## main
// Controller_FIR
module Controller_FIR (
	input	[7:0] 	VPPG,             
	input 		  	Find_Setting,     
	input 		  	CLK,              
	input 		  	rst_n,            
	output 	[6:0] 	DC_Comp,          
	output 	[3:0] 	pga_Gain,         
	output 		  	LED_IR,           
	output 		  	LED_RED,          
	output  [19:0] 	Out_RED_Filtered, 
	output  [19:0] 	Out_IR_Filtered,  
	output  [3:0] 	LED_Drive         
);
Size in the first run: ~8000 cells after synthesis, roughly 1000 flip-flops, ~69000 sq um of cells after synthesis.
clock: 4.02 ns
lec_check: 0
abc_area: 1
cap_margin: 20
core_margin: 2
core_utilization: 72
cts_cluster_diameter: 224
hold_slack_margin: 0.29
place_density_lb_addon: 0.02
slew_margin: 20
tns_end_percent: 5
run.sh (not shown) runs the stock make flow with config.mk's settings and CLKGATE_MAP_FILE=.
Although it ran to completion, main produced a layout that fails the final checks because of setup timing.
Inputs modified between main and the feature branch:
-- flow/config.mk --
<<< main, line 12
export CTS_CLUSTER_DIAMETER = 224
export HOLD_SLACK_MARGIN = 0.29
export PLACE_DENSITY_LB_ADDON = 0.02
export SLEW_MARGIN = 20
export TNS_END_PERCENT = 5
>>> the feature branch, line 12
export CTS_CLUSTER_DIAMETER = 224
export MAX_ROUTING_LAYER = met4
export PLACE_DENSITY_LB_ADDON = 0.02
export SETUP_SLACK_MARGIN = 1.49
export SLEW_MARGIN = 5
==> flow/constraint.sdc <==
create_clock -name core_clock -period 5.2 [get_ports {CLK}]
set_input_delay 1.0400 -clock core_clock [delete_from_list [all_inputs] [get_ports {CLK}]]
set_output_delay 1.0400 -clock core_clock [all_outputs]
set_load 0.01 [all_outputs]
Results
Not one of main and the feature branch finished clean. The feature branch: complete, dirty (setup timing). The feature branch packs its core more tightly than main. The feature branch: worst path arrival time 0.23 ns above main. The feature branch vs. main: mean routed wirelength per cell went up by 11%. Buffer count excluding the clock tree in the final layout in the feature branch is about 3.4% below main.

---

Starting RTL as in the previous note.
clock: 4.5 ns
lec_check: 0
abc_area: 1
cap_margin: 20
core_margin: 2
core_utilization: 72
place_density: 0.65
slew_margin: 5
The baseline finished but failed the layout checks on setup timing.
Change:
--- a/flow/config.mk
+++ b/flow/config.mk
@@ -7,7 +7,5 @@
 export LEC_CHECK = 0
-export ABC_AREA = 1
 export CAP_MARGIN = 20
 export CORE_MARGIN = 2
-export CORE_UTILIZATION = 72
-export PLACE_DENSITY = 0.65
-export SLEW_MARGIN = 5
+export CORE_UTILIZATION = 65
+export SLEW_MARGIN = 20
==> flow/constraint.sdc (replaced) <==
create_clock -name core_clock -period 7.45 [get_ports {CLK}]
set_input_delay 1.4900 -clock core_clock [delete_from_list [all_inputs] [get_ports {CLK}]]
set_output_delay 1.4900 -clock core_clock [all_outputs]
set_load 0.01 [all_outputs]
Effect:
- This time the run completed without violations
- setup slack is better by 1.8 ns
- utilization decreases by 10 points
- cell count decreases by 11%
- count of clock-buffer cells in the layout increases by 8
- design area decreases by 4.7%
- global-route usage decreases by 6.0 points
- wire length decreases by 11%
- via count decreases by 14%
- first-iteration DRC count decreases by 30%
Change:
--- a/flow/config.mk
+++ b/flow/config.mk
@@ -9,3 +9,3 @@
 export CORE_MARGIN = 2
-export CORE_UTILIZATION = 65
+export CORE_UTILIZATION = 16
 export SLEW_MARGIN = 20
==> flow/constraint.sdc (replaced) <==
create_clock -name core_clock -period 12.7 [get_ports {CLK}]
set_input_delay 2.5400 -clock core_clock [delete_from_list [all_inputs] [get_ports {CLK}]]
set_output_delay 2.5400 -clock core_clock [all_outputs]
set_load 0.01 [all_outputs]
Die area is higher to 4.0 times its value.
Routed wire length is higher by 4.7%.
Flip-flop count does not change.
Final cell count is higher by 50%.
Area after synthesis is unchanged.
Maximum frequency is lower by 0.31%.
Change:
--- a/flow/config.mk
+++ b/flow/config.mk
@@ -9,3 +9,3 @@
 export CORE_MARGIN = 2
-export CORE_UTILIZATION = 16
+export CORE_UTILIZATION = 63
 export SLEW_MARGIN = 20
==> flow/constraint.sdc (replaced) <==
create_clock -name core_clock -period 4.75 [get_ports {CLK}]
set_input_delay 0.9500 -clock core_clock [delete_from_list [all_inputs] [get_ports {CLK}]]
set_output_delay 0.9500 -clock core_clock [all_outputs]
set_load 0.01 [all_outputs]
=>
- This time the run completed, yet does not pass: setup timing
- synthesized cell count does not change
- cell area goes down by 4.0%
- hold slack degrades by 0.062 ns
- count of clock-buffer cells in the layout goes down by 1
- die size goes down by 74%
- via count goes up by 3.4%
